`run.sh`:
```
#!/bin/bash
# the make line also repeats each setting of config.mk as NAME=value (left out here)
make -C /OpenROAD-flow-scripts/flow DESIGN_CONFIG=/design/flow/config.mk WORK_HOME=/design/flow/orfs CLKGATE_MAP_FILE= finish
```
`config.mk`:
```
export PLATFORM = sky130hd
export DESIGN_NAME = SNN
export DESIGN_NICKNAME = SNN
export VERILOG_FILES = /design/flow/design.v
export SDC_FILE = /design/flow/constraint.sdc
export NUM_CORES = 4
export LEC_CHECK = 0
export ABC_AREA = 1
export CAP_MARGIN = 20
export CORE_MARGIN = 2
export CORE_UTILIZATION = 72
export HOLD_SLACK_MARGIN = -0.04
export PLACE_DENSITY_LB_ADDON = 0.06
export SETUP_SLACK_MARGIN = 1.32
export SLEW_MARGIN = 20
```
`constraint.sdc`:
```
create_clock -name core_clock -period 11.0 [get_ports {clk}]
set_input_delay 2.2000 -clock core_clock [delete_from_list [all_inputs] [get_ports {clk}]]
set_output_delay 2.2000 -clock core_clock [all_outputs]
set_load 0.01 [all_outputs]
```
`design.v`:
```
module SNN(
	clk,
	rst_n,
	in_valid,
	img,
	ker,
	weight,
	out_valid,
	out_data
);
input clk;
input rst_n;
input in_valid;
input [7:0] img;
input [7:0] ker;
input [7:0] weight;
output reg out_valid;
output reg [9:0] out_data;
genvar x, y;
reg [6:0] count_in;
wire [2:0] count_in_x;
wire [1:0] count_in_y;
wire [2:0] count_row;
reg [7:0] image[2:0][5:0];
reg [7:0] kernel[8:0];
reg [7:0] fc_weight[3:0];
reg conv_in_valid;
wire conv_out_valid;
reg [63:0] next_conv_in;
reg [71:0] conv_in;
wire [19:0] conv_out;
wire [7:0] conv_quantize_out;
wire conv_quantize_out_valid;
wire [7:0] max_pool_out;
wire max_pool_out_valid;
wire [16:0] fc_out_1;
wire [16:0] fc_out_2;
wire fc_out_valid;
wire [7:0] fc_quantization_out_1;
wire [7:0] fc_quantization_out_2;
wire fc_quantization_out_valid;
wire [9:0] l1_out;
wire l1_out_valid;
assign count_in_x = count_in % 'd6;
assign count_in_y = (count_in / 'd6) % 'd3;
assign count_row = (count_in / 'd6) % 'd6;
always@(posedge clk or negedge rst_n) begin
	if(!rst_n)
		count_in <= 0;
	else if(in_valid)
		count_in <= count_in + 1;
	else
		count_in <= 0;
end
generate
for(x=0;x<6;x=x+1) begin
	for(y=0;y<3;y=y+1) begin
		always@(posedge clk) begin
			if(x == count_in_x && count_in_y == y)
				image[y][x] <= img;
			else
				image[y][x] <= image[y][x];
		end
	end
end
for(x=0;x<9;x=x+1) begin
	always@(posedge clk) begin
		if(x == count_in)
			kernel[x] <= ker;
		else
			kernel[x] <= kernel[x];
	end
end
for(x=0;x<4;x=x+1) begin
	always@(posedge clk) begin
		if(in_valid && x == count_in)
			fc_weight[x] <= weight;
		else
			fc_weight[x] <= fc_weight[x];
	end
end
endgenerate
wire [23:0] row1;
wire [23:0] row2;
wire [23:0] row3;
assign row1 = {image[0][count_in_x],image[0][count_in_x-1],image[0][count_in_x-2]};
assign row2 = {image[1][count_in_x],image[1][count_in_x-1],image[1][count_in_x-2]};
assign row3 = {image[2][count_in_x],image[2][count_in_x-1],image[2][count_in_x-2]};
always@(*) begin
	case(count_in_y)
	'd2: next_conv_in = {row3[15:0],row2,row1};
	'd0: next_conv_in = {row1[15:0],row3,row2};
	'd1: next_conv_in = {row2[15:0],row1,row3};
	default: next_conv_in = 0;
	endcase
end
always@(*) begin
	if(count_row > 1 && count_in_x > 1)
		conv_in = {img,next_conv_in};
	else
		conv_in = 0;
end
always@(*) begin
	conv_in_valid = count_row > 1 && count_in_x > 1;
end
conv c1(
	.rst_n(rst_n),
	.clk(clk),
	.clk_valid(clk),
	.in_valid(conv_in_valid),
	.kernel({kernel[8],kernel[7],kernel[6],kernel[5],kernel[4],kernel[3],kernel[2],kernel[1],kernel[0]}),
	.image(conv_in),
	.out_valid(conv_out_valid),
	.out(conv_out)
);
quatization_1 q1(
	.rst_n(rst_n),
	.clk(clk),
	.in_valid(conv_out_valid),
	.in(conv_out),
	.out(conv_quantize_out),
	.out_valid(conv_quantize_out_valid)
);
max_pool m1(
	.rst_n(rst_n),
	.clk(clk),
	.in_valid(conv_quantize_out_valid),
	.in(conv_quantize_out),
	.out(max_pool_out),
	.out_valid(max_pool_out_valid)
);
fully_connect fc1(
	.rst_n(rst_n),
	.clk(clk),
	.in_valid(max_pool_out_valid),
	.in(max_pool_out),
	.weight({fc_weight[3],fc_weight[2],fc_weight[1],fc_weight[0]}),
	.out_1(fc_out_1),
	.out_2(fc_out_2),
	.out_valid(fc_out_valid)
);
quatization_2 q2(
	.rst_n(rst_n),
	.clk(clk),
	.in_valid(fc_out_valid),
	.in_1(fc_out_1),
	.in_2(fc_out_2),
	.out_1(fc_quantization_out_1),
	.out_2(fc_quantization_out_2),
	.out_valid(fc_quantization_out_valid)
);
L1_distance l1(
	.rst_n(rst_n),
	.clk(clk),
	.in_valid(fc_quantization_out_valid),
	.in_1(fc_quantization_out_1),
	.in_2(fc_quantization_out_2),
	.out(l1_out),
	.out_valid(l1_out_valid)
);
always@(posedge clk or negedge rst_n) begin
	if(!rst_n) begin
		out_data <= 0;
	end
	else if(l1_out_valid)
		out_data <= l1_out;
	else
		out_data <= 0;
end
always@(posedge clk or negedge rst_n) begin
	if(!rst_n) begin
		out_valid <= 0;
	end
	else
		out_valid <= l1_out_valid;
end
endmodule
module conv(
	input rst_n,
	input clk,
	input clk_valid,
	input in_valid,
	input [71:0] kernel,
	input [71:0] image,
	output reg out_valid,
	output reg [19:0] out
);
wire [15:0] mult_out[8:0];
genvar gen_conv;
generate
for(gen_conv=0;gen_conv<9;gen_conv=gen_conv+1)
	assign mult_out[gen_conv] = kernel[(gen_conv*8)+7:(gen_conv*8)] * image[(gen_conv*8)+7:(gen_conv*8)];
endgenerate
wire [19:0] next_out;
assign next_out = ( (mult_out[0] + mult_out[1]) + (mult_out[2] + mult_out[3]) ) + ( (mult_out[4] + mult_out[5]) + (mult_out[6] + mult_out[7]) + mult_out[8]);
always@(posedge clk) begin
	if(in_valid)
		out <= next_out;
	else
		out <= out;
end
always@(posedge clk_valid or negedge rst_n) begin
	if(!rst_n)
		out_valid <= 0;
	else
		out_valid <= in_valid;
end
endmodule
module quatization_1(
	input rst_n,
	input clk,
	input in_valid,
	input [19:0] in,
	output reg [7:0] out,
	output reg out_valid
);
wire [7:0] next_out;
assign next_out = in / 'd2295;
always@(*) begin
	out = next_out;
end
always@(*) begin
	out_valid = in_valid;
end
endmodule
module max_pool(
	input rst_n,
	input clk,
	input in_valid,
	input [7:0] in,
	output reg [7:0] out,
	output reg out_valid
);
reg [2:0] count_in;
reg [7:0] temp1;
reg [7:0] temp2;
wire [7:0] next_temp;
reg [7:0] cmp_in;
always@(posedge clk or negedge rst_n) begin
	if(!rst_n)
		count_in <= 0;
	else if(in_valid)
		count_in <= count_in + 1;
	else
		count_in <= count_in;
end
always@(posedge clk) begin
	if(in_valid && count_in == 0)
		temp1 <= in;
	else if(in_valid && (count_in == 'd1 || count_in == 'd4))
		temp1 <= next_temp;
	else
		temp1 <= temp1;
end
always@(posedge clk) begin
	if(in_valid && count_in == 'd2)
		temp2 <= in;
	else if(in_valid && (count_in == 'd3 || count_in == 'd6))
		temp2 <= next_temp;
	else
		temp2 <= temp2;
end
always@(*) begin
	case(count_in)
	'd1,'d4,'d5: cmp_in = temp1;
	'd3,'d6,'d7: cmp_in = temp2;
	default: cmp_in = temp1;
	endcase
end
assign next_temp = (cmp_in > in) ? cmp_in : in;
always@(posedge clk) begin
	if(count_in == 'd5 || count_in == 'd7)
		out <= next_temp;
	else
		out <= out;
end
always@(posedge clk or negedge rst_n) begin
	if(!rst_n)
		out_valid <= 0;
	else
		out_valid <= (count_in == 'd5 || count_in == 'd7) && in_valid;
end
endmodule
module fully_connect(
	input rst_n,
	input clk,
	input in_valid,
	input [7:0] in,
	input [31:0] weight,
	output reg [16:0] out_1,
	output reg [16:0] out_2,
	output reg out_valid
);
reg count_in;
wire [15:0] mul_out_1;
wire [15:0] mul_out_2;
reg [7:0] mul_in_1;
reg [7:0] mul_in_2;
reg [15:0] temp1;
reg [15:0] temp2;
always@(posedge clk or negedge rst_n) begin
	if(!rst_n)
		count_in <= 0;
	else if(in_valid)
		count_in <= ~count_in;
	else
		count_in <= count_in;
end
always@(*) begin
	case(count_in)
	'd0: mul_in_1 = weight[7:0];
	'd1: mul_in_1 = weight[23:16];
	endcase
end
always@(*) begin
	case(count_in)
	'd0: mul_in_2 = weight[15:8];
	'd1: mul_in_2 = weight[31:24];
	endcase
end
assign mul_out_1 = mul_in_1 * in;
assign mul_out_2 = mul_in_2 * in;
always@(posedge clk) begin
	if(in_valid)
		temp1 <= mul_out_1;
	else
		temp1 <= temp1;
end
always@(posedge clk) begin
	if(in_valid)
		temp2 <= mul_out_2;
	else
		temp2 <= temp2;
end
always@(*) begin
	if(in_valid && count_in)
		out_1 = mul_out_1 + temp1;
	else
		out_1 = 0;
end
always@(*) begin
	if(in_valid && count_in)
		out_2 = mul_out_2 + temp2;
	else
		out_2 = 0;
end
always@(*) begin
	out_valid = in_valid && count_in;
end
endmodule
module quatization_2(
	input rst_n,
	input clk,
	input in_valid,
	input [16:0] in_1,
	input [16:0] in_2,
	output reg [7:0] out_1,
	output reg [7:0] out_2,
	output reg out_valid
);
always@(*) begin
	out_1 = in_1 / 'd510;
end
always@(*) begin
	out_2 = in_2 / 'd510;
end
always@(*) begin
	out_valid = in_valid;
end
endmodule
module L1_distance(
	input rst_n,
	input clk,
	input in_valid,
	input [7:0] in_1,
	input [7:0] in_2,
	output reg [9:0] out,
	output reg out_valid
);
reg [1:0] count_in;
reg [7:0] temp [3:0];
wire [7:0] next_temp[3:0];
always@(posedge clk or negedge rst_n) begin
	if(!rst_n)
		count_in <= 0;
	else if(in_valid)
		count_in <= count_in + 1;
	else
		count_in <= count_in;
end
always@(posedge clk) begin
	if(in_valid && count_in == 0) begin
		temp[0] <= in_1;
		temp[1] <= in_2;
	end
	else if(in_valid && count_in == 'd1) begin
		temp[2] <= in_1;
		temp[3] <= in_2;
	end
	else begin
		temp[0] <= temp[0];
		temp[1] <= temp[1];
		temp[2] <= temp[2];
		temp[3] <= temp[3];
	end
end
reg [7:0] adder_in_1;
reg [7:0] adder_in_2;
reg [7:0] adder_in_3;
reg [7:0] adder_in_4;
always@(*) begin
	if(count_in == 'd2) begin
		adder_in_1 = (temp[0] > in_1) ? temp[0] - in_1 : in_1 - temp[0];
		adder_in_2 = (temp[1] > in_2) ? temp[1] - in_2 : in_2 - temp[1];
	end
	else begin
		adder_in_1 = 0;
		adder_in_2 = 0;
	end
end
always@(*) begin
	if(count_in == 'd3) begin
		adder_in_3 = (temp[2] > in_1) ? temp[2] - in_1 : in_1 - temp[2];
		adder_in_4 = (temp[3] > in_2) ? temp[3] - in_2 : in_2 - temp[3];
	end
	else begin
		adder_in_3 = 0;
		adder_in_4 = 0;
	end
end
wire [7:0] real_adder_in_1;
wire [7:0] real_adder_in_2;
assign real_adder_in_1 = (count_in == 'd3) ? adder_in_3 : adder_in_1;
assign real_adder_in_2 = (count_in == 'd3) ? adder_in_4 : adder_in_2;
wire [8:0] adder_out;
assign adder_out = real_adder_in_1 + real_adder_in_2;
reg [8:0] temp_out;
always@(posedge clk) begin
	if(count_in == 'd2)
		temp_out <= adder_out;
	else
		temp_out <= temp_out;
end
wire [9:0] sum;
wire [9:0] next_out;
assign sum = adder_out + temp_out;
assign next_out = (sum > 'd15) ? sum : 0;
always@(*) begin
	out = next_out;
end
always@(*) begin
	out_valid = count_in == 'd3 && in_valid;
end
endmodule
```
==> impl_metrics.py, run 1 <==
# Generated from Yosys and OpenROAD reports
metrics = {
    "outcome": {
        "status": "aborted with a tool error",
        "haltStage": "global routing (5_1_grt)",
        "tool.error": "[ERROR GRT-0116] Global routing finished with congestion. Check the congestion regions in the DRC Viewer.",
    },
    "logic_synthesis": {
        "synth.cell_area_mm2": 0.0562,
        "synth_cells": 7282,
        "ys_sh_adder_pct": 32.0,
        "synthFlopType": "edfxtp_1",
        "top_cell_area_share_pct": 20.3,
        "netlist_logic_family_top": "adder cells",
        "yosysUniqueCellTypes": 66,
        "top_area_cell": "fa_1",
        "aoi_share_pct": 12.1,
        "top_cells_by_count": "1541 x inv_1, 1429 x nand2_1, 842 x nor2_1, 570 x fa_1, 527 x ha_1",
        "synthXorXnorAreaFrac_pct": 2.41,
        "simple_gate_area_share_pct": 21.1,
        "mux_share_pct": 0.454,
        "ys_ff": 391,
        "avgSynthCellArea_um2": 7.72,
        "top_cells_by_area": "fa_1 20%, edfxtp_1 19%, ha_1 12%",
        "ys_seq_share_pct": 20.7,
        "most_common_cell": "inv_1",
        "synthArstFlopShare_pct": 6.65,
        "edf_count": 365,
        "ys_cells": 7282,
        "yosysChipArea_mm2": 0.0562,
        "yosys_warnings": 11,
        "synthesis.nets": 8406,
    },
    "clock_network": {
        "cts_inserted_buffers": 47,
        "cts_max_level": 2,
        "cts-root-buf": "clkbuf_16",
        "cts_hold_buf": 0,
        "clock_path_buffers": 3,
        "clkSinkCount": 391,
    },
    "floorplan": {
        "dieHeight_um": 283,
        "core_mm2": 0.0773,
        "num_rows": 102,
        "dieWidth_um": 283,
        "io-pin-count": 38,
        "fp_util_pct": 72.7,
        "chipArea_mm2": 0.0803,
    },
    "placement": {
        "dpl_worst_slack_ps": -4210,
        "port_buffers": 37,
        "placed_cell_area_mm2": 0.0680,
        "dp_hpwl_mm": 173,
        "routabilityCongestion": 1.58,
    },
    "grt": {
        "grt.overflow.total": 4082,
        "grt_usage_pct": 98.8,
    },
}
[what timing repair did]
action	in CTS
resized	563
endpoints found under the setup margin	66
gates cloned	4
endpoints found under the hold margin	0
pin swaps	338
setup buffers	217
[metal layers]
metal	track usage, %	overflow
met1	91.5	212
met2	114	2542
met3	87.9	246
met4	108	1048
met5	71.0	34
[metrics by stage]
step	instances	setup TNS, ps
floorplan	7282	-63370
detailed placement	9474	-111410
global placement	9474	-81340
CTS	9782	-93840
==> inputs of run 2 (changes only) <==
- CORE_ASPECT_RATIO: unset -> 0.53
- CORE_UTILIZATION: 72 -> 70
- HOLD_SLACK_MARGIN: -0.04 -> unset
- PLACE_DENSITY_LB_ADDON: 0.06 -> unset
- SETUP_SLACK_MARGIN: 1.32 -> 0.55
- clock period: 11.0 -> 15.8 ns (I/O delays scaled with it)
==> impl_metrics.py, run 2 <==
# Generated from Yosys and OpenROAD reports
metrics = {
    "logic_synthesis": {
        "yosysChipArea_mm2": 0.0562,
        "edf_count": 365,
        "synthesis.nets": 8406,
        "ys_sh_adder_pct": 32.0,
        "top_area_cell": "fa_1",
        "simple_gate_area_share_pct": 21.1,
        "synth.cell_area_mm2": 0.0562,
        "most_common_cell": "inv_1",
        "top_cells_by_count": "1541 x inv_1, 1429 x nand2_1, 842 x nor2_1, 570 x fa_1, 527 x ha_1",
        "synthXorXnorAreaFrac_pct": 2.41,
        "mux_share_pct": 0.454,
        "yosys_warnings": 11,
        "synth_cells": 7282,
        "synthFlopType": "edfxtp_1",
        "aoi_share_pct": 12.1,
        "yosysUniqueCellTypes": 66,
        "top_cell_area_share_pct": 20.3,
        "synthArstFlopShare_pct": 6.65,
        "netlist_logic_family_top": "adder cells",
        "ys_cells": 7282,
        "avgSynthCellArea_um2": 7.72,
        "top_cells_by_area": "fa_1 20%, edfxtp_1 19%, ha_1 12%",
        "ys_ff": 391,
        "ys_seq_share_pct": 20.7,
    },
    "placement": {
        "routabilityCongestion": 1.67,
        "dpl_worst_slack_ps": -465,
        "dp.cells": 9078,
        "port_buffers": 37,
        "dp_hpwl_mm": 214,
    },
    "clock_network": {
        "clkSinkCount": 391,
        "cts_max_level": 2,
        "cts-root-buf": "clkbuf_16",
        "clock_path_buffers": 3,
        "cts_inserted_buffers": 42,
    },
    "floorplan": {
        "dieWidth_um": 393,
        "num_rows": 75,
        "dieHeight_um": 210,
        "io-pin-count": 38,
        "fp_util_pct": 70.9,
        "chipArea_mm2": 0.0827,
        "core_mm2": 0.0793,
    },
    "grt": {
        "grt.overflow.total": 460,
        "grt_usage_pct": 88.8,
    },
    "outcome": {
        "tool.error": "[ERROR GRT-0232] Routing congestion too high. Check the congestion heatmap in the GUI.",
        "status": "aborted with a tool error",
        "haltStage": "global routing (5_1_grt)",
    },
}
run 2: metal layers:
| layer | overflow | GRT usage (%) |
|---|---|---|
| met1 | 55 | 90.1 |
| met2 | 150 | 96.0 |
| met3 | 81 | 83.8 |
| met4 | 160 | 82.5 |
| met5 | 14 | 70.2 |
run 2: what timing repair did:
action,4_1_cts
hold buffers,0
pin swaps,70
setup buffers,32
endpoints found under the setup margin,20
resized,222
run 2: through the flow:
stage,instance area (um2),total power [uW]
4_1_cts,66100,3970
3_3_place_gp,63600,2760
2_1_floorplan,56200,1980
3_5_place_dp,63600,2810
==> inputs of run 3 (changes only) <==
- CAP_MARGIN: 20 -> 0
- CORE_ASPECT_RATIO: 0.53 -> 0.7
- CTS_CLUSTER_DIAMETER: unset -> 365
- CTS_CLUSTER_SIZE: unset -> 99
- PLACE_DENSITY: unset -> 0.38
- SETUP_SLACK_MARGIN: 0.55 -> -1.27
- TNS_END_PERCENT: unset -> 10
- clock period: 15.8 -> 12.7 ns (I/O delays scaled with it)
==> impl_metrics.py, run 3 <==
# Generated from Yosys and OpenROAD reports
metrics = {
    "floorplan": {
        "dieWidth_um": 343,
        "fp_util_pct": 71.1,
        "core_mm2": 0.0791,
        "dieHeight_um": 241,
        "chipArea_mm2": 0.0826,
        "num_rows": 86,
        "io-pin-count": 38,
    },
    "logic_synthesis": {
        "synthXorXnorAreaFrac_pct": 2.41,
        "ys_sh_adder_pct": 32.0,
        "top_area_cell": "fa_1",
        "ys_ff": 391,
        "aoi_share_pct": 12.1,
        "yosysChipArea_mm2": 0.0562,
        "synthFlopType": "edfxtp_1",
        "ys_cells": 7282,
        "mux_share_pct": 0.454,
        "top_cell_area_share_pct": 20.3,
        "ys_seq_share_pct": 20.7,
        "avgSynthCellArea_um2": 7.72,
        "yosysUniqueCellTypes": 66,
        "edf_count": 365,
        "most_common_cell": "inv_1",
        "synth_cells": 7282,
        "synth.cell_area_mm2": 0.0562,
        "simple_gate_area_share_pct": 21.1,
        "netlist_logic_family_top": "adder cells",
        "synthArstFlopShare_pct": 6.65,
        "yosys_warnings": 11,
        "synthesis.nets": 8406,
        "top_cells_by_area": "fa_1 20%, edfxtp_1 19%, ha_1 12%",
        "top_cells_by_count": "1541 x inv_1, 1429 x nand2_1, 842 x nor2_1, 570 x fa_1, 527 x ha_1",
    },
    "placement": {
        "port_buffers": 37,
        "placed_cell_area_mm2": 0.0671,
        "routabilityCongestion": 1.40,
        "dp_hpwl_mm": 188,
    },
    "outcome": {
        "haltStage": "global routing (5_1_grt)",
        "tool.error": "[ERROR GRT-0232] Routing congestion too high. Check the congestion heatmap in the GUI.",
        "status": "aborted with a tool error",
    },
    "clock_network": {
        "cts-root-buf": "clkbuf_16",
        "clock_path_buffers": 3,
        "cts_inserted_buffers": 7,
        "cts_max_level": 1,
        "cts_hold_buf": 0,
        "clkSinkCount": 391,
    },
    "grt": {
        "grt_usage_pct": 83.1,
        "grt.overflow.total": 312,
    },
}
==> run 3: layer usage <==
layer  track usage [%]  overflow
met2              94.6       129
met1              83.0        32
met5              62.2         5
met3              75.9        32
met4              75.4       114
==> run 3: per-stage QoR <==
stage / setup slack [ps] / cells
2_1_floorplan: -1270 / 7282
3_3_place_gp: -2120 / 9420
3_5_place_dp: -3070 / 9420
4_1_cts: -2140 / 9484
==> run 3: repair_timing <==
action / in CTS
pin swaps: 121
gates cloned: 0
setup endpoints to repair: 27
setup buffers: 67
gates resized: 223
==> inputs of run 4 (changes only) <==
- CAP_MARGIN: 0 -> 30
- CELL_PAD_IN_SITES_GLOBAL_PLACEMENT: unset -> 1
- CORE_ASPECT_RATIO: 0.7 -> unset
- CORE_MARGIN: 2 -> 9
- CORE_UTILIZATION: 70 -> 16
- CTS_CLUSTER_DIAMETER: 365 -> unset
- CTS_CLUSTER_SIZE: 99 -> unset
- GPL_ROUTABILITY_DRIVEN: unset -> 0
- HOLD_SLACK_MARGIN: unset -> 0.14
- PLACE_DENSITY: 0.38 -> 0.44
- SETUP_SLACK_MARGIN: -1.27 -> unset
- TNS_END_PERCENT: 10 -> 30
- clock period: 12.7 -> 17.0 ns (I/O delays scaled with it)
==> impl_metrics.py, run 4 <==
# Synthesis and PnR figures
metrics = {
    "worst_setup_path": {
        "cp-startpoint": "count_in[6]$_DFF_PN0_",
        "crit_top_cell": "nand2_1",
        "crit_path_end_kind": "flip-flop",
        "crit_end": "c1.out[17]$_DFFE_PP_",
        "startpoint_type": "flip-flop",
        "cp_max_fo": 9,
        "reg2reg_depth": 72,
        "slowest_stage": "nor3_1",
        "regToRegStartpoint": "count_in[6]$_DFF_PN0_",
        "slowest_delay_ps": 970,
        "worst-path-buf-inv": 16,
        "crit_arrival_ps": 16470,
        "rrSetupSlack_ps": 990,
        "cp_num_cells": 72,
        "r2r-end": "c1.out[17]$_DFFE_PP_",
        "path_delay_family": "adder cells",
        "worstPathRequired_ps": 17470,
        "crit_type": "flip-flop to flip-flop",
    },
    "logic_synthesis": {
        "synthFlopType": "edfxtp_1",
        "top_cells_by_count": "1541 x inv_1, 1429 x nand2_1, 842 x nor2_1, 570 x fa_1, 527 x ha_1",
        "synthXorXnorAreaFrac_pct": 2.41,
        "yosys_warnings": 11,
        "top_cell_area_share_pct": 20.3,
        "ys_cells": 7282,
        "synth_cells": 7282,
        "mux_share_pct": 0.454,
        "ys_sh_adder_pct": 32.0,
        "yosysUniqueCellTypes": 66,
        "ys_ff": 391,
        "aoi_share_pct": 12.1,
        "ys_seq_share_pct": 20.7,
        "simple_gate_area_share_pct": 21.1,
        "most_common_cell": "inv_1",
        "edf_count": 365,
        "yosysChipArea_mm2": 0.0562,
        "netlist_logic_family_top": "adder cells",
        "synthesis.nets": 8406,
        "avgSynthCellArea_um2": 7.72,
        "top_cells_by_area": "fa_1 20%, edfxtp_1 19%, ha_1 12%",
        "synth.cell_area_mm2": 0.0562,
        "synthArstFlopShare_pct": 6.65,
        "top_area_cell": "fa_1",
    },
    "timing": {
        "tightest_slew_ps": 1200,
        "final_hold_viol_count": 0,
        "drv_slew": 0,
        "slew_headroom_pct": 19.4,
        "hold_slack_ps": 563,
        "finalSetupViolations": 0,
        "period_needed_ps": 16010,
        "fin_crit_sh_pct": 94.2,
        "fin_skew_ps": 161,
        "fmax_mhz": 62.5,
    },
    "worst_hold_path": {
        "hp-start": "c1.out_valid$_DFF_PN0_",
        "min_path_cells": 1,
        "min_to": "m1.count_in[0]$_DFFE_PN0P_",
        "hp-class": "flip-flop to flip-flop",
    },
    "clock_network": {
        "clkSinkCount": 391,
        "cts_hold_buf": 0,
        "clk_latency_ps": 790,
        "cts_inserted_buffers": 55,
        "cts_tree": "built",
        "clock_path_buffers": 3,
        "clk_pin_slew_ps": 70,
        "cts_max_level": 2,
        "cts-root-buf": "clkbuf_16",
    },
    "power": {
        "pwr-share-seq_pct": 29.5,
        "irDropWorstVdd_uv": 79.8,
        "seq_power_uw": 1100,
        "powerComb_uw": 1380,
        "p_clk_uw": 1260,
        "switching_share_pct": 40.1,
        "clkPwrFrac_pct": 33.6,
        "total_power_uw": 3740,
        "p_switching_uw": 1500,
        "power_frac_comb_pct": 36.9,
        "powerDensity_mw_per_mm2": 55.3,
        "internal_power_uw": 2240,
        "p_leak_uw": 0.0329,
        "power_leader": "combinational cells",
    },
    "placement": {
        "port_buffers": 37,
        "dp.cells": 12254,
        "dp_hpwl_mm": 197,
    },
    "drt": {
        "first_pass_iters": 8,
        "wl_mm": 239,
        "drc": 0,
        "viasPerCell": 4.20,
        "wire_per_inst_um": 19.3,
        "diodes": 0,
        "routed-via-count": 52038,
        "dr.first_iter.drc_count": 4323,
        "ant_nets": 0,
    },
    "grt": {
        "grt_pass1_vias": 53616,
        "antenna_found_initial": 12,
        "grt.overflow.total": 0,
        "grt_usage_pct": 12.5,
        "grt_pass1_wl_mm": 354,
        "grt_max_degree": 55,
    },
    "outcome": {
        "status": "complete, no violations",
    },
    "floorplan": {
        "dieWidth_um": 611,
        "num_rows": 217,
        "core_mm2": 0.350,
        "fp_util_pct": 16.1,
        "chipArea_mm2": 0.373,
        "io-pin-count": 38,
        "dieHeight_um": 611,
    },
    "run": {
        "warning_count": 76,
        "cap_violations": 0,
    },
    "layout": {
        "utilization_pct": 19.4,
        "nets": 8859,
        "syn2layout_area_growth_pct": 20.5,
        "final_cells": 12380,
    },
}
[run 4: through the flow]
stage | area (um2) | worst slack [ps] | TNS (ps)
finish | 67800 | 993 | 0
CTS | 67100 | 67.0 | 0
global placement | 65200 | 28.9 | 0
floorplan | 56200 | 1250 | 0
global route | 67800 | -56.6 | -133
detailed placement | 65200 | 17.2 | 0
[run 4: repair_timing]
action | 4_1_cts | 5_1_grt
endpoints found under the setup margin | 0 | 23
buffers inserted | 0 | 16
resized | 0 | 147
[run 4: final cells by class]
class | instances | area, um2
clock buffers | 58 | 1390
clock inverters | 45 | 536
fillers | 39485 | 282000
inverters | 1580 | 5940
multi-input cells | 5223 | 38800
flip-flops and latches | 391 | 11600
well taps | 4599 | 5750
repair buffers | 484 | 3750
[run 4: routing by layer]
metal  wire length, um  vias up  global-route usage, %  share of wire [%]
li1                  -    24456                      -                  -
met2            106000     1825                   20.1                 44
met4             11800       10                   4.85                4.9
met5                61        -                      0              0.026
met1            105000    25282                   16.2                 44
met3             16400      465                   2.66                6.9
==> inputs of run 5 (changes only) <==
- CAP_MARGIN: 30 -> 20
- CELL_PAD_IN_SITES_GLOBAL_PLACEMENT: 1 -> unset
- CORE_MARGIN: 9 -> 2
- CORE_UTILIZATION: 16 -> 70
- GPL_ROUTABILITY_DRIVEN: 0 -> unset
- HOLD_SLACK_MARGIN: 0.14 -> unset
- PLACE_DENSITY: 0.44 -> unset
- TNS_END_PERCENT: 30 -> unset
- clock period: 17.0 -> 14.7 ns (I/O delays scaled with it)
==> impl_metrics.py, run 5 <==
# Generated from Yosys and OpenROAD reports
metrics = {
    "outcome": {
        "status": "aborted with a tool error",
        "haltStage": "global routing (5_1_grt)",
        "tool.error": "[ERROR GRT-0116] Global routing finished with congestion. Check the congestion regions in the DRC Viewer.",
    },
    "logic_synthesis": {
        "synthArstFlopShare_pct": 6.65,
        "synthXorXnorAreaFrac_pct": 2.41,
        "ys_sh_adder_pct": 32.0,
        "most_common_cell": "inv_1",
        "top_cells_by_area": "fa_1 20%, edfxtp_1 19%, ha_1 12%",
        "edf_count": 365,
        "ys_cells": 7282,
        "mux_share_pct": 0.454,
        "synth_cells": 7282,
        "avgSynthCellArea_um2": 7.72,
        "yosysUniqueCellTypes": 66,
        "synthFlopType": "edfxtp_1",
        "synthesis.nets": 8406,
        "aoi_share_pct": 12.1,
        "ys_ff": 391,
        "netlist_logic_family_top": "adder cells",
        "ys_seq_share_pct": 20.7,
        "simple_gate_area_share_pct": 21.1,
        "top_cells_by_count": "1541 x inv_1, 1429 x nand2_1, 842 x nor2_1, 570 x fa_1, 527 x ha_1",
        "synth.cell_area_mm2": 0.0562,
        "yosysChipArea_mm2": 0.0562,
        "yosys_warnings": 11,
        "top_cell_area_share_pct": 20.3,
        "top_area_cell": "fa_1",
    },
    "floorplan": {
        "io-pin-count": 38,
        "chipArea_mm2": 0.0826,
        "num_rows": 103,
        "dieHeight_um": 287,
        "core_mm2": 0.0793,
        "dieWidth_um": 287,
        "fp_util_pct": 70.9,
    },
    "clock_network": {
        "cts_inserted_buffers": 47,
        "cts-root-buf": "clkbuf_16",
        "clock_path_buffers": 3,
        "cts_hold_buf": 0,
        "cts_max_level": 2,
        "clkSinkCount": 391,
    },
    "placement": {
        "port_buffers": 37,
        "routabilityCongestion": 1.35,
        "dp_hpwl_mm": 173,
        "dp.cells": 9075,
    },
    "grt": {
        "grt_usage_pct": 84.8,
        "grt.overflow.total": 1307,
    },
}
==> run 5: what timing repair did <==
action,CTS
resized,537
pin swaps,270
endpoints found under the setup margin,30
gates cloned,5
setup buffers,167
==> run 5: per-stage QoR <==
stage	worst slack, ps	area [um2]	TNS, ps
floorplan	0.570	56300	0
global placement	-574	63800	-4280
detailed placement	-1350	63800	-17570
CTS	-253	68600	-1350
==> run 5: metal layers <==
layer  GRT overflow  global-route usage (%)
met2            712                    96.4
met4            356                    79.0
met1             97                    84.9
met3            130                    76.4
met5             12                    58.4
==> inputs of run 6 (changes only) <==
- CELL_PAD_IN_SITES_GLOBAL_PLACEMENT: unset -> 0
- CORE_UTILIZATION: 70 -> 58
- CTS_CLUSTER_DIAMETER: unset -> 30
- CTS_CLUSTER_SIZE: unset -> 33
- GPL_TIMING_DRIVEN: unset -> 1
- TNS_END_PERCENT: unset -> 5
- clock period: 14.7 -> 9.16 ns (I/O delays scaled with it)
==> impl_metrics.py, run 6 <==
# Generated from Yosys and OpenROAD reports
metrics = {
    "logic_synthesis": {
        "mux_share_pct": 0.454,
        "synthArstFlopShare_pct": 6.65,
        "most_common_cell": "inv_1",
        "ys_sh_adder_pct": 32.0,
        "ys_cells": 7282,
        "synthFlopType": "edfxtp_1",
        "yosysChipArea_mm2": 0.0562,
        "top_cells_by_count": "1541 x inv_1, 1429 x nand2_1, 842 x nor2_1, 570 x fa_1, 527 x ha_1",
        "edf_count": 365,
        "synth_cells": 7282,
        "top_area_cell": "fa_1",
        "synth.cell_area_mm2": 0.0562,
        "ys_ff": 391,
        "aoi_share_pct": 12.1,
        "avgSynthCellArea_um2": 7.72,
        "yosys_warnings": 11,
        "synthesis.nets": 8406,
        "synthXorXnorAreaFrac_pct": 2.41,
        "simple_gate_area_share_pct": 21.1,
        "top_cell_area_share_pct": 20.3,
        "netlist_logic_family_top": "adder cells",
        "top_cells_by_area": "fa_1 20%, edfxtp_1 19%, ha_1 12%",
        "ys_seq_share_pct": 20.7,
        "yosysUniqueCellTypes": 66,
    },
    "grt": {
        "grt_usage_pct": 74.9,
        "grt.overflow.total": 32,
    },
    "clock_network": {
        "cts_inserted_buffers": 106,
        "cts_max_level": 3,
        "clkSinkCount": 391,
        "cts-root-buf": "clkbuf_16",
        "clock_path_buffers": 3,
        "cts_hold_buf": 0,
    },
    "outcome": {
        "haltStage": "global routing (5_1_grt)",
        "status": "aborted with a tool error",
        "tool.error": "[ERROR GRT-0116] Global routing finished with congestion. Check the congestion regions in the DRC Viewer.",
    },
    "floorplan": {
        "dieWidth_um": 315,
        "chipArea_mm2": 0.0994,
        "core_mm2": 0.0964,
        "num_rows": 114,
        "dieHeight_um": 315,
        "io-pin-count": 38,
        "fp_util_pct": 58.3,
    },
    "placement": {
        "routabilityCongestion": 1.18,
        "placed_cell_area_mm2": 0.0719,
        "port_buffers": 37,
        "dp_hpwl_mm": 204,
    },
}
## run 6: what timing repair did
item,in CTS
setup endpoints to repair,81
resized,506
pin swaps,260
buffers inserted,141
gates cloned,2
## run 6: per-stage QoR
step           worst slack [ps]  setup TNS, ps  instances  hold WS [ps]
4_1_cts                   -5530        -183220      10506           568
3_5_place_dp              -6480        -210390      10165           558
2_1_floorplan             -4720        -136930       7282           511
3_3_place_gp              -5860        -179850      10165           543
## run 6: layer usage
| metal | GRT overflow | track usage, % |
|---|---|---|
| met1 | 0 | 75.2 |
| met2 | 4 | 90.1 |
| met3 | 16 | 62.6 |
| met4 | 10 | 70.7 |
| met5 | 2 | 34.7 |
==> inputs of run 7 (changes only) <==
- CELL_PAD_IN_SITES_GLOBAL_PLACEMENT: 0 -> unset
- CORE_UTILIZATION: 58 -> 72
- CTS_CLUSTER_DIAMETER: 30 -> 235
- CTS_CLUSTER_SIZE: 33 -> 98
- GPL_TIMING_DRIVEN: 1 -> unset
- PLACE_DENSITY: unset -> 0.38
- TNS_END_PERCENT: 5 -> 40
- clock period: 9.16 -> 10.1 ns (I/O delays scaled with it)
==> impl_metrics.py, run 7 <==
# Generated from Yosys and OpenROAD reports
metrics = {
    "floorplan": {
        "num_rows": 102,
        "dieWidth_um": 283,
        "fp_util_pct": 72.7,
        "io-pin-count": 38,
        "core_mm2": 0.0773,
        "dieHeight_um": 283,
        "chipArea_mm2": 0.0803,
    },
    "logic_synthesis": {
        "synthXorXnorAreaFrac_pct": 2.41,
        "synth_cells": 7282,
        "most_common_cell": "inv_1",
        "ys_cells": 7282,
        "top_area_cell": "fa_1",
        "netlist_logic_family_top": "adder cells",
        "synth.cell_area_mm2": 0.0562,
        "ys_ff": 391,
        "top_cells_by_area": "fa_1 20%, edfxtp_1 19%, ha_1 12%",
        "simple_gate_area_share_pct": 21.1,
        "top_cell_area_share_pct": 20.3,
        "edf_count": 365,
        "synthArstFlopShare_pct": 6.65,
        "yosysChipArea_mm2": 0.0562,
        "synthesis.nets": 8406,
        "mux_share_pct": 0.454,
        "ys_seq_share_pct": 20.7,
        "aoi_share_pct": 12.1,
        "avgSynthCellArea_um2": 7.72,
        "yosys_warnings": 11,
        "synthFlopType": "edfxtp_1",
        "top_cells_by_count": "1541 x inv_1, 1429 x nand2_1, 842 x nor2_1, 570 x fa_1, 527 x ha_1",
        "ys_sh_adder_pct": 32.0,
        "yosysUniqueCellTypes": 66,
    },
    "outcome": {
        "status": "aborted with a tool error",
        "haltStage": "global routing (5_1_grt)",
        "tool.error": "[ERROR GRT-0116] Global routing finished with congestion. Check the congestion regions in the DRC Viewer.",
    },
    "clock_network": {
        "cts_hold_buf": 0,
        "cts_inserted_buffers": 8,
        "cts-root-buf": "clkbuf_16",
        "clock_path_buffers": 3,
        "cts_max_level": 1,
        "clkSinkCount": 391,
    },
    "placement": {
        "port_buffers": 37,
        "dp_hpwl_mm": 179,
        "routabilityCongestion": 1.51,
    },
    "grt": {
        "grt.overflow.total": 2057,
        "grt_usage_pct": 92.6,
    },
}
==> run 7: what timing repair did <==
item                       in CTS
resized                       552
pin swaps                     379
gates cloned                    4
setup endpoints to repair      45
buffers inserted              215
==> run 7: through the flow <==
stage,utilization [%],total power (uW),worst slack [ps],cell area [um2],std cells
CTS,95.1,5470,-4390,73600,9912
detailed placement,89.8,4490,-5170,69400,9687
global placement,89.8,4370,-4380,69400,9687
floorplan,-,3200,-3780,57300,7282
==> run 7: metal layers <==
metal,GRT overflow,global-route usage [%]
met2,1244,105
met4,590,97.4
met3,122,82.9
met1,93,88.2
met5,8,67.9
==> inputs of run 8 (changes only) <==
- ABC_AREA: 1 -> unset
- CORE_UTILIZATION: 72 -> 40
- CTS_CLUSTER_DIAMETER: 235 -> unset
- CTS_CLUSTER_SIZE: 98 -> unset
- PLACE_DENSITY: 0.38 -> unset
- TNS_END_PERCENT: 40 -> unset
- clock period: 10.1 -> 10.8 ns (I/O delays scaled with it)
==> impl_metrics.py, run 8 <==
# Synthesis and PnR figures
metrics = {
    "floorplan": {
        "chipArea_mm2": 0.146,
        "num_rows": 138,
        "dieHeight_um": 382,
        "io-pin-count": 38,
        "dieWidth_um": 382,
        "core_mm2": 0.142,
        "fp_util_pct": 40.3,
    },
    "timing": {
        "fin_ws_ps": -4250,
        "rsz0062_at_grt": "yes",
        "slew_headroom_pct": 18.4,
        "fin_skew_ps": 55.8,
        "hold_slack_ps": 552,
        "setup_tns_ps": -105540,
        "tightest_slew_ps": 1220,
        "fmax_mhz": 66.4,
        "finalSetupViolations": 38,
        "fin_crit_sh_pct": 139,
        "final_hold_viol_count": 0,
        "period_needed_ps": 15050,
        "drv_slew": 0,
    },
    "drt": {
        "routed-via-count": 55891,
        "dr.first_iter.drc_count": 5996,
        "wire_per_inst_um": 23.4,
        "wl_mm": 229,
        "first_pass_iters": 9,
        "viasPerCell": 5.70,
        "ant_nets": 0,
        "drc": 0,
    },
    "power": {
        "powerDensity_mw_per_mm2": 116,
        "p_clk_uw": 1790,
        "powerComb_uw": 5510,
        "power_frac_comb_pct": 60.6,
        "irDropWorstVdd_uv": 141,
        "clkPwrFrac_pct": 19.7,
        "internal_power_uw": 5340,
        "p_leak_uw": 0.0364,
        "switching_share_pct": 41.3,
        "pwr-share-seq_pct": 19.7,
        "power_leader": "combinational cells",
        "p_switching_uw": 3750,
        "seq_power_uw": 1790,
    },
    "logic_synthesis": {
        "synthXorXnorAreaFrac_pct": 3.49,
        "top_cell_area_share_pct": 20.0,
        "ys_ff": 391,
        "yosysChipArea_mm2": 0.0572,
        "synthesis.nets": 7486,
        "aoi_share_pct": 17.7,
        "yosys_warnings": 11,
        "synth.cell_area_mm2": 0.0572,
        "synth_cells": 6362,
        "yosysUniqueCellTypes": 126,
        "top_cells_by_area": "fa_1 20%, edfxtp_1 19%, ha_1 12%",
        "most_common_cell": "inv_1",
        "ys_sh_adder_pct": 31.6,
        "ys_seq_share_pct": 20.3,
        "ys_cells": 6362,
        "synthFlopType": "edfxtp_1",
        "edf_count": 365,
        "top_cells_by_count": "905 x inv_1, 571 x nand2_1, 570 x fa_1, 527 x ha_1, 365 x edfxtp_1",
        "top_area_cell": "fa_1",
        "netlist_logic_family_top": "adder cells",
        "synthArstFlopShare_pct": 6.65,
        "simple_gate_area_share_pct": 17.1,
        "avgSynthCellArea_um2": 8.99,
        "mux_share_pct": 2.01,
    },
    "clock_network": {
        "cts-root-buf": "clkbuf_16",
        "cts_inserted_buffers": 52,
        "cts_max_level": 2,
        "clkSinkCount": 391,
        "clk_latency_ps": 700,
        "clk_pin_slew_ps": 60,
        "clock_path_buffers": 3,
        "cts_tree": "built",
        "cts_hold_buf": 0,
    },
    "grt": {
        "grt_pass1_vias": 56015,
        "grt.overflow.total": 0,
        "grt_max_degree": 41,
        "antenna_found_initial": 3,
        "grt_pass1_wl_mm": 341,
        "grt_usage_pct": 30.6,
    },
    "placement": {
        "placed_cell_area_mm2": 0.0715,
        "port_buffers": 37,
        "dp_hpwl_mm": 186,
        "dpl_worst_slack_ps": -4850,
        "routabilityCongestion": 1.08,
    },
    "worst_setup_path": {
        "slowest_delay_ps": 570,
        "worstPathRequired_ps": 11350,
        "reg2reg_depth": 72,
        "crit_type": "flip-flop to flip-flop",
        "r2r-end": "out_data[1]$_DFF_PN0_",
        "slowest_stage": "or4_4",
        "worst-path-buf-inv": 18,
        "crit_top_cell": "buf_4",
        "crit_end": "out_data[1]$_DFF_PN0_",
        "rrSetupSlack_ps": -4250,
        "cp_max_fo": 8,
        "crit_arrival_ps": 15600,
        "path_delay_family": "AND-OR/OR-AND gates",
        "crit_path_end_kind": "flip-flop",
        "startpoint_type": "flip-flop",
        "cp_num_cells": 72,
        "regToRegStartpoint": "fc1.count_in$_DFFE_PN0P_",
        "cp-startpoint": "fc1.count_in$_DFFE_PN0P_",
    },
    "outcome": {
        "status": "finished with violations",
        "violations": "negative setup slack",
    },
    "layout": {
        "nets": 8987,
        "utilization_pct": 55.2,
        "syn2layout_area_growth_pct": 37.0,
        "final_area_mm2": 0.0783,
    },
    "run": {
        "cap_violations": 0,
        "warning_count": 79,
    },
    "worst_hold_path": {
        "min_path_cells": 1,
        "min_to": "m1.count_in[0]$_DFFE_PN0P_",
        "hp-class": "flip-flop to flip-flop",
        "hp-start": "m1.count_in[0]$_DFFE_PN0P_",
    },
}
==> run 8: per-stage QoR <==
stage / total power, uW / instances
after CTS: 8690 / 9701
after global routing: 9550 / 9797
after global placement: 6470 / 9519
after detailed placement: 6480 / 9519
final: 9090 / 9798
after floorplan: 4030 / 6362
==> run 8: cell type report <==
class                   instances  area, um2
repair buffers               1697      13700
clock inverters                31        314
diodes                          1       2.50
multi-input cells            4811      45500
inverters                     910       3440
well taps                    1890       2360
fillers                     12683      63400
clock buffers                  67       1440
flip-flops and latches        391      11600
==> run 8: layer usage <==
| layer | track usage (%) | up-vias | share of wire [%] |
|---|---|---|---|
| li1 | - | 25323 | - |
| met1 | 40.5 | 27732 | 41 |
| met2 | 49.5 | 2347 | 46 |
| met3 | 4.94 | 487 | 7.7 |
| met4 | 13.1 | 2 | 5.0 |
| met5 | 0 | - | 0.010 |
==> run 8: what timing repair did <==
item	CTS	global route
gates resized	376	354
endpoints found under the setup margin	49	71
buffers inserted	96	100
pin swaps	232	276
hold endpoints to repair	0	0
==> inputs of run 9 (changes only) <==
- CORE_UTILIZATION: 40 -> 20
- clock period: 10.8 -> 24.9 ns (I/O delays scaled with it)
==> impl_metrics.py, run 9 <==
# Synthesis and PnR figures
metrics = {
    "outcome": {
        "status": "complete, no violations",
    },
    "layout": {
        "register_area_mm2": 0.0116,
        "logic_area_mm2": 0.0413,
        "fillerInstances": 30986,
        "nets": 7422,
        "syn2layout_area_growth_pct": 11.4,
    },
    "clock_network": {
        "cts_setup_buffers": 0,
        "clock_path_buffers": 3,
        "cts-root-buf": "clkbuf_16",
        "clk_latency_ps": 680,
        "clkSinkCount": 391,
        "cts_tree": "built",
        "clk_pin_slew_ps": 60,
        "cts_inserted_buffers": 47,
        "cts_hold_buf": 0,
        "postCtsResizedCells": 0,
        "cts_max_level": 2,
    },
    "logic_synthesis": {
        "avgSynthCellArea_um2": 8.99,
        "top_area_cell": "fa_1",
        "ys_sh_adder_pct": 31.6,
        "synthXorXnorAreaFrac_pct": 3.49,
        "synth_cells": 6362,
        "synthesis.nets": 7486,
        "synth.cell_area_mm2": 0.0572,
        "aoi_share_pct": 17.7,
        "edf_count": 365,
        "mux_share_pct": 2.01,
        "ys_ff": 391,
        "top_cells_by_area": "fa_1 20%, edfxtp_1 19%, ha_1 12%",
        "ys_seq_share_pct": 20.3,
        "netlist_logic_family_top": "adder cells",
        "yosysUniqueCellTypes": 126,
        "ys_cells": 6362,
        "synthFlopType": "edfxtp_1",
        "most_common_cell": "inv_1",
        "yosysChipArea_mm2": 0.0572,
        "synthArstFlopShare_pct": 6.65,
        "top_cells_by_count": "905 x inv_1, 571 x nand2_1, 570 x fa_1, 527 x ha_1, 365 x edfxtp_1",
        "top_cell_area_share_pct": 20.0,
        "simple_gate_area_share_pct": 17.1,
        "yosys_warnings": 11,
    },
    "placement": {
        "port_buffers": 37,
        "dp_hpwl_mm": 147,
        "routabilityCongestion": 0.984,
    },
    "power": {
        "pwr-share-seq_pct": 27.5,
        "powerDensity_mw_per_mm2": 45.1,
        "clkPwrFrac_pct": 25.5,
        "irDropWorstVdd_uv": 62.5,
        "internal_power_uw": 1620,
        "p_clk_uw": 731,
        "seq_power_uw": 789,
        "p_leak_uw": 0.0277,
        "powerComb_uw": 1350,
        "power_leader": "combinational cells",
        "total_power_uw": 2870,
        "switching_share_pct": 43.5,
        "p_switching_uw": 1250,
        "power_frac_comb_pct": 47.0,
    },
    "grt": {
        "antenna_found_initial": 15,
        "grt.overflow.total": 0,
        "grt_max_degree": 76,
        "grt_usage_pct": 12.8,
        "grt_pass1_vias": 48584,
        "grt_pass1_wl_mm": 292,
    },
    "timing": {
        "drv_slew": 0,
        "tightest_slew_ps": 1210,
        "period_needed_ps": 19870,
        "fin_crit_sh_pct": 79.8,
        "finalSetupViolations": 0,
        "final_hold_viol_count": 0,
        "setup_tns_ps": 0,
        "fin_skew_ps": 75.9,
        "fmax_mhz": 50.3,
        "slew_headroom_pct": 19.3,
        "rsz0062_at_grt": "no",
    },
    "floorplan": {
        "io-pin-count": 38,
        "num_rows": 196,
        "dieHeight_um": 539,
        "core_mm2": 0.285,
        "chipArea_mm2": 0.290,
        "dieWidth_um": 539,
        "fp_util_pct": 20.1,
    },
    "worst_setup_path": {
        "cp-startpoint": "fc1.count_in$_DFFE_PN0P_",
        "rrSetupSlack_ps": 5030,
        "path_delay_family": "AND-OR/OR-AND gates",
        "worstPathRequired_ps": 25420,
        "cp_num_cells": 73,
        "crit_arrival_ps": 20390,
        "slowest_stage": "dfrtp_1",
        "crit_type": "flip-flop to flip-flop",
        "slowest_delay_ps": 1010,
        "startpoint_type": "flip-flop",
        "crit_path_end_kind": "flip-flop",
        "cp_max_fo": 21,
        "reg2reg_depth": 73,
        "crit_end": "out_data[2]$_DFF_PN0_",
        "worst-path-buf-inv": 6,
        "r2r-end": "out_data[2]$_DFF_PN0_",
        "regToRegStartpoint": "fc1.count_in$_DFFE_PN0P_",
    },
    "drt": {
        "first_pass_iters": 10,
        "ant_nets": 0,
        "wl_mm": 188,
        "dr.first_iter.drc_count": 5589,
        "drc": 0,
        "viasPerCell": 4.80,
        "routed-via-count": 48517,
        "wire_per_inst_um": 18.6,
    },
    "run": {
        "warning_count": 76,
        "cap_violations": 0,
    },
    "worst_hold_path": {
        "min_path_cells": 1,
        "hp-start": "m1.count_in[0]$_DFFE_PN0P_",
        "hp-class": "flip-flop to flip-flop",
        "min_to": "m1.count_in[0]$_DFFE_PN0P_",
    },
}
-- run 9: layer usage --
layer	GRT usage [%]	vias to the layer above	wire length, um
met4	5.98	8	9690
met1	16.5	23693	79100
met2	20.6	2138	84700
li1	-	22178	-
met3	2.10	500	14500
met5	0	-	57
-- run 9: layout make-up --
class	instances	area share [%]
Antenna cell	2	0.00786
Clock buffer	54	1.92
Clock inverter	33	0.573
Inverter	910	5.37
Multi-Input combinational cell	4811	64.8
Sequential cell	391	18.2
Tap cell	3762	7.39
Timing Repair Buffer	137	1.75
-- run 9: stage by stage --
step                      setup slack (ps)  utilization, %  cells  hold slack (ps)  area [um2]
final                                 5030            22.4  10100              561       63700
after CTS                             4520            22.4  10096              562       63700
after global placement                5080            21.8  10009              543       62100
after detailed placement              4620            21.8  10009              550       62100
after global routing                  3270            22.4  10099              587       63700
after floorplan                       7850               -   6362              505       57200
==> inputs of run 10 (changes only) <==
- CORE_UTILIZATION: 20 -> 40
- GPL_TIMING_DRIVEN: unset -> 1
- MAX_ROUTING_LAYER: unset -> met5
- SETUP_SLACK_MARGIN: unset -> 3.83
- SLEW_MARGIN: 20 -> 0
- clock period: 24.9 -> 17.0 ns (I/O delays scaled with it)
==> impl_metrics.py, run 10 <==
# Synthesis and PnR figures
metrics = {
    "worst_hold_path": {
        "min_path_cells": 1,
        "hp-class": "flip-flop to flip-flop",
        "min_to": "m1.count_in[0]$_DFFE_PN0P_",
        "hp-start": "m1.count_in[0]$_DFFE_PN0P_",
    },
    "clock_network": {
        "cts_hold_buf": 0,
        "cts_inserted_buffers": 54,
        "clk_pin_slew_ps": 60,
        "clkSinkCount": 391,
        "cts_max_level": 2,
        "clk_latency_ps": 680,
        "cts_tree": "built",
        "clock_path_buffers": 3,
        "cts-root-buf": "clkbuf_16",
    },
    "timing": {
        "rsz0062_at_grt": "yes",
        "drv_slew": 0,
        "slew_headroom_pct": 19.2,
        "setup_tns_ps": 0,
        "period_needed_ps": 15510,
        "final_hold_viol_count": 0,
        "fmax_mhz": 64.5,
        "finalSetupViolations": 0,
        "fin_crit_sh_pct": 91.2,
        "fin_skew_ps": 45.8,
        "tightest_slew_ps": 1210,
    },
    "logic_synthesis": {
        "synthFlopType": "edfxtp_1",
        "top_cell_area_share_pct": 20.0,
        "synth_cells": 6362,
        "simple_gate_area_share_pct": 17.1,
        "netlist_logic_family_top": "adder cells",
        "ys_cells": 6362,
        "synthesis.nets": 7486,
        "yosysChipArea_mm2": 0.0572,
        "synthArstFlopShare_pct": 6.65,
        "synthXorXnorAreaFrac_pct": 3.49,
        "edf_count": 365,
        "ys_ff": 391,
        "synth.cell_area_mm2": 0.0572,
        "ys_seq_share_pct": 20.3,
        "yosys_warnings": 11,
        "top_cells_by_area": "fa_1 20%, edfxtp_1 19%, ha_1 12%",
        "avgSynthCellArea_um2": 8.99,
        "top_area_cell": "fa_1",
        "mux_share_pct": 2.01,
        "aoi_share_pct": 17.7,
        "most_common_cell": "inv_1",
        "ys_sh_adder_pct": 31.6,
        "top_cells_by_count": "905 x inv_1, 571 x nand2_1, 570 x fa_1, 527 x ha_1, 365 x edfxtp_1",
        "yosysUniqueCellTypes": 126,
    },
    "run": {
        "cap_violations": 0,
        "warning_count": 79,
    },
    "power": {
        "p_switching_uw": 2180,
        "switching_share_pct": 43.7,
        "powerComb_uw": 2670,
        "seq_power_uw": 1160,
        "clkPwrFrac_pct": 23.1,
        "power_frac_comb_pct": 53.5,
        "powerDensity_mw_per_mm2": 73.1,
        "irDropWorstVdd_uv": 95.2,
        "p_clk_uw": 1150,
        "power_leader": "combinational cells",
        "p_leak_uw": 0.0304,
        "pwr-share-seq_pct": 23.3,
        "internal_power_uw": 2800,
    },
    "placement": {
        "port_buffers": 37,
        "dp_hpwl_mm": 155,
        "routabilityCongestion": 1.00,
    },
    "floorplan": {
        "fp_util_pct": 40.3,
        "io-pin-count": 38,
        "core_mm2": 0.142,
        "dieHeight_um": 382,
        "num_rows": 138,
        "chipArea_mm2": 0.146,
        "dieWidth_um": 382,
    },
    "worst_setup_path": {
        "cp_max_fo": 6,
        "crit_type": "flip-flop to flip-flop",
        "path_delay_family": "AND-OR/OR-AND gates",
        "worst-path-buf-inv": 12,
        "r2r-end": "out_data[3]$_DFF_PN0_",
        "crit_arrival_ps": 16030,
        "reg2reg_depth": 76,
        "rrSetupSlack_ps": 1490,
        "crit_end": "out_data[3]$_DFF_PN0_",
        "crit_top_cell": "a21oi_2",
        "cp-startpoint": "fc1.count_in$_DFFE_PN0P_",
        "cp_num_cells": 76,
        "startpoint_type": "flip-flop",
        "worstPathRequired_ps": 17520,
        "slowest_delay_ps": 520,
        "crit_path_end_kind": "flip-flop",
        "regToRegStartpoint": "fc1.count_in$_DFFE_PN0P_",
        "slowest_stage": "fa_1",
    },
    "drt": {
        "dr.first_iter.drc_count": 5739,
        "wl_mm": 206,
        "diodes": 0,
        "ant_nets": 0,
        "drc": 0,
        "viasPerCell": 5.98,
        "routed-via-count": 51371,
        "wire_per_inst_um": 24.0,
        "first_pass_iters": 9,
    },
    "grt": {
        "grt.met3_usage_pct": 5.95,
        "met2_usage_pct": 45.0,
        "grt_pass1_vias": 52264,
        "use_met1_pct": 35.9,
        "grt_usage_pct": 27.7,
        "grt.overflow.total": 0,
        "antenna_found_initial": 4,
        "grt_pass1_wl_mm": 314,
        "busiest_layer": "met2",
        "grt_max_degree": 75,
    },
    "layout": {
        "syn2layout_area_growth_pct": 19.1,
        "utilization_pct": 48.0,
        "nets": 7776,
    },
    "outcome": {
        "status": "complete, no violations",
    },
}
==> run 10: through the flow <==
step / instances / setup WS (ps) / hold slack [ps] / power, uW / cell area [um2]
after CTS: 8499 / 1690 / 558 / 4800 / 66200
after global routing: 8585 / 682 / 599 / 5220 / 68100
after global placement: 8188 / 556 / 547 / 3190 / 60800
after floorplan: 6362 / 2030 / 505 / 2550 / 58000
after detailed placement: 8191 / 324 / 545 / 3200 / 60800
final: 8585 / 1490 / 551 / 4980 / 68100
==> run 10: area by class of cell <==
class,count,area (um2)
well taps,1890,2360
clock inverters,35,357
flip-flops and latches,391,11600
inverters,910,3440
multi-input cells,4813,44900
fillers,13232,73700
repair buffers,482,4050
clock buffers,64,1400
==> run 10: routing by layer <==
metal | vias up | routed length [um] | share of wire (%)
li1 | 22880 | - | -
met1 | 25452 | 82600 | 40
met2 | 2445 | 94200 | 46
met3 | 592 | 19200 | 9.3
met4 | 2 | 10300 | 5.0
met5 | - | 14 | 0.0068
==> run 10: what timing repair did <==
action	CTS	global route
buffers inserted	207	80
endpoints found under the setup margin	35	55
resized	408	247
pin swaps	259	149
hold endpoints to repair	0	0
cloned	2	0
==> inputs of run 11 (changes only) <==
- ABC_AREA: unset -> 1
- CORE_UTILIZATION: 40 -> 72
- CTS_CLUSTER_SIZE: unset -> 98
- GPL_TIMING_DRIVEN: 1 -> unset
- MAX_ROUTING_LAYER: met5 -> unset
- SETUP_SLACK_MARGIN: 3.83 -> unset
- SLEW_MARGIN: 0 -> 20
- TNS_END_PERCENT: unset -> 40
- clock period: 17.0 -> 10.9 ns (I/O delays scaled with it)
==> impl_metrics.py, run 11 <==
# Generated from Yosys and OpenROAD reports
metrics = {
    "logic_synthesis": {
        "synth.cell_area_mm2": 0.0562,
        "most_common_cell": "inv_1",
        "netlist_logic_family_top": "adder cells",
        "simple_gate_area_share_pct": 21.1,
        "synthFlopType": "edfxtp_1",
        "ys_ff": 391,
        "synthesis.nets": 8406,
        "ys_sh_adder_pct": 32.0,
        "synth_cells": 7282,
        "synthXorXnorAreaFrac_pct": 2.41,
        "ys_seq_share_pct": 20.7,
        "edf_count": 365,
        "mux_share_pct": 0.454,
        "top_area_cell": "fa_1",
        "synthArstFlopShare_pct": 6.65,
        "ys_cells": 7282,
        "aoi_share_pct": 12.1,
        "top_cells_by_area": "fa_1 20%, edfxtp_1 19%, ha_1 12%",
        "avgSynthCellArea_um2": 7.72,
        "yosysChipArea_mm2": 0.0562,
        "yosys_warnings": 11,
        "top_cell_area_share_pct": 20.3,
        "top_cells_by_count": "1541 x inv_1, 1429 x nand2_1, 842 x nor2_1, 570 x fa_1, 527 x ha_1",
        "yosysUniqueCellTypes": 66,
    },
    "floorplan": {
        "num_rows": 102,
        "io-pin-count": 38,
        "core_mm2": 0.0773,
        "dieHeight_um": 283,
        "chipArea_mm2": 0.0803,
        "fp_util_pct": 72.7,
        "dieWidth_um": 283,
    },
    "grt": {
        "grt_usage_pct": 89.6,
        "grt.overflow.total": 1232,
    },
    "clock_network": {
        "cts_hold_buf": 0,
        "cts_max_level": 2,
        "clock_path_buffers": 3,
        "clkSinkCount": 391,
        "cts-root-buf": "clkbuf_16",
        "cts_inserted_buffers": 48,
    },
    "outcome": {
        "tool.error": "[ERROR GRT-0116] Global routing finished with congestion. Check the congestion regions in the DRC Viewer.",
        "status": "aborted with a tool error",
        "haltStage": "global routing (5_1_grt)",
    },
    "placement": {
        "placed_cell_area_mm2": 0.0679,
        "routabilityCongestion": 1.56,
        "port_buffers": 37,
        "dp.cells": 9491,
        "dp_hpwl_mm": 172,
    },
}
## run 11: timing repair
item / in CTS
pin swaps: 257
endpoints found under the hold margin: 0
gates resized: 467
buffers inserted: 110
endpoints found under the setup margin: 43
gates cloned: 1
## run 11: through the flow
stage	setup slack (ps)	setup TNS [ps]	hold WS, ps	power, uW
after floorplan	-2980	-67500	511	2960
after global placement	-3580	-89150	540	4020
after detailed placement	-4240	-113230	556	4100
after CTS	-3630	-93930	569	6080
## run 11: routing by layer
layer  GRT usage [%]  GRT overflow
met2             101           641
met4            91.3           451
met3            80.9            77
met1            86.9            57
met5            65.4             6
==> inputs of run 12 (changes only) <==
- ABC_AREA: 1 -> unset
- CELL_PAD_IN_SITES_GLOBAL_PLACEMENT: unset -> 0
- CORE_UTILIZATION: 72 -> 70
- CTS_CLUSTER_DIAMETER: unset -> 30
- CTS_CLUSTER_SIZE: 98 -> 33
- GPL_TIMING_DRIVEN: unset -> 1
- MAX_ROUTING_LAYER: unset -> met4
- SETUP_SLACK_MARGIN: unset -> 4.28
- TNS_END_PERCENT: 40 -> 35
- clock period: 10.9 -> 15.6 ns (I/O delays scaled with it)
==> impl_metrics.py, run 12 <==
# Generated from Yosys and OpenROAD reports
metrics = {
    "outcome": {
        "status": "aborted with a tool error",
        "tool.error": "[ERROR GRT-0116] Global routing finished with congestion. Check the congestion regions in the DRC Viewer.",
        "haltStage": "global routing (5_1_grt)",
    },
    "grt": {
        "grt.overflow.total": 827,
        "grt_usage_pct": 79.8,
    },
    "logic_synthesis": {
        "synth.cell_area_mm2": 0.0572,
        "synth_cells": 6362,
        "ys_sh_adder_pct": 31.6,
        "synthFlopType": "edfxtp_1",
        "yosysChipArea_mm2": 0.0572,
        "mux_share_pct": 2.01,
        "yosys_warnings": 11,
        "synthArstFlopShare_pct": 6.65,
        "top_cells_by_area": "fa_1 20%, edfxtp_1 19%, ha_1 12%",
        "avgSynthCellArea_um2": 8.99,
        "simple_gate_area_share_pct": 17.1,
        "ys_cells": 6362,
        "ys_ff": 391,
        "top_cells_by_count": "905 x inv_1, 571 x nand2_1, 570 x fa_1, 527 x ha_1, 365 x edfxtp_1",
        "ys_seq_share_pct": 20.3,
        "netlist_logic_family_top": "adder cells",
        "edf_count": 365,
        "most_common_cell": "inv_1",
        "aoi_share_pct": 17.7,
        "yosysUniqueCellTypes": 126,
        "synthesis.nets": 7486,
        "synthXorXnorAreaFrac_pct": 3.49,
        "top_area_cell": "fa_1",
        "top_cell_area_share_pct": 20.0,
    },
    "floorplan": {
        "dieHeight_um": 290,
        "io-pin-count": 38,
        "num_rows": 104,
        "dieWidth_um": 290,
        "fp_util_pct": 70.9,
        "chipArea_mm2": 0.0840,
        "core_mm2": 0.0807,
    },
    "clock_network": {
        "clkSinkCount": 391,
        "cts_inserted_buffers": 95,
        "cts-root-buf": "clkbuf_16",
        "cts_hold_buf": 0,
        "cts_max_level": 3,
        "clock_path_buffers": 3,
    },
    "placement": {
        "port_buffers": 37,
        "dp.cells": 7499,
        "dp_hpwl_mm": 159,
        "dpl_worst_slack_ps": -480,
        "placed_cell_area_mm2": 0.0608,
        "routabilityCongestion": 1.14,
    },
}
## run 12: routing by layer
layer  GRT overflow  global-route usage, %
met1             63                   79.8
met2            445                   93.3
met3             68                   65.6
met4            251                   73.8
met5              -                      -
## run 12: metrics by stage
| step | utilization, % | total power [uW] |
|---|---|---|
| after floorplan | - | 2780 |
| after global placement | 75.3 | 3430 |
| after detailed placement | 75.3 | 3510 |
| after CTS | 83.3 | 6050 |
## run 12: what timing repair did
| item | 4_1_cts |
|---|---|
| resized | 397 |
| setup buffers | 156 |
| cloned | 2 |
| pin swaps | 202 |
| setup endpoints to repair | 67 |
==> inputs of run 13 (changes only) <==
- ABC_AREA: unset -> 1
- CELL_PAD_IN_SITES_GLOBAL_PLACEMENT: 0 -> unset
- CORE_UTILIZATION: 70 -> 66
- CTS_CLUSTER_DIAMETER: 30 -> 335
- CTS_CLUSTER_SIZE: 33 -> 95
- GPL_TIMING_DRIVEN: 1 -> unset
- MAX_ROUTING_LAYER: met4 -> unset
- PLACE_DENSITY: unset -> 0.37
- SETUP_SLACK_MARGIN: 4.28 -> 4.1
- TNS_END_PERCENT: 35 -> unset
- clock period: 15.6 -> 15.4 ns (I/O delays scaled with it)
==> impl_metrics.py, run 13 <==
# Generated from Yosys and OpenROAD reports
metrics = {
    "logic_synthesis": {
        "top_cell_area_share_pct": 20.3,
        "synthXorXnorAreaFrac_pct": 2.41,
        "synth.cell_area_mm2": 0.0562,
        "synth_cells": 7282,
        "simple_gate_area_share_pct": 21.1,
        "netlist_logic_family_top": "adder cells",
        "top_cells_by_area": "fa_1 20%, edfxtp_1 19%, ha_1 12%",
        "avgSynthCellArea_um2": 7.72,
        "ys_seq_share_pct": 20.7,
        "ys_ff": 391,
        "top_cells_by_count": "1541 x inv_1, 1429 x nand2_1, 842 x nor2_1, 570 x fa_1, 527 x ha_1",
        "edf_count": 365,
        "aoi_share_pct": 12.1,
        "yosysUniqueCellTypes": 66,
        "most_common_cell": "inv_1",
        "ys_sh_adder_pct": 32.0,
        "top_area_cell": "fa_1",
        "synthFlopType": "edfxtp_1",
        "ys_cells": 7282,
        "yosysChipArea_mm2": 0.0562,
        "yosys_warnings": 11,
        "mux_share_pct": 0.454,
        "synthArstFlopShare_pct": 6.65,
        "synthesis.nets": 8406,
    },
    "floorplan": {
        "core_mm2": 0.0847,
        "dieWidth_um": 296,
        "fp_util_pct": 66.3,
        "num_rows": 107,
        "chipArea_mm2": 0.0875,
        "io-pin-count": 38,
        "dieHeight_um": 296,
    },
    "clock_network": {
        "cts_inserted_buffers": 8,
        "clock_path_buffers": 3,
        "cts-root-buf": "clkbuf_16",
        "cts_max_level": 1,
        "clkSinkCount": 391,
        "cts_hold_buf": 0,
    },
    "grt": {
        "grt_usage_pct": 92.3,
        "grt.overflow.total": 1996,
    },
    "placement": {
        "dp_hpwl_mm": 178,
        "dpl_worst_slack_ps": -746,
        "placed_cell_area_mm2": 0.0621,
        "port_buffers": 37,
        "routabilityCongestion": 1.24,
    },
    "outcome": {
        "haltStage": "global routing (5_1_grt)",
        "status": "aborted with a tool error",
        "tool.error": "[ERROR GRT-0232] Routing congestion too high. Check the congestion heatmap in the GUI.",
    },
}
[run 13: repair_timing]
item / CTS
setup buffers: 189
gates resized: 399
endpoints found under the setup margin: 37
gates cloned: 4
pin swaps: 229
[run 13: metrics by stage]
stage	std cells	power [uW]
after CTS	9017	3310
after global placement	8812	2710
after detailed placement	8812	2740
after floorplan	7282	2100
[run 13: layer usage]
metal  overflow  GRT usage (%)
met5         17           76.2
met4        504           94.8
met3        201           83.7
met2       1064            103
met1        210           89.3
Power is estimated from default activity; no workload was simulated.
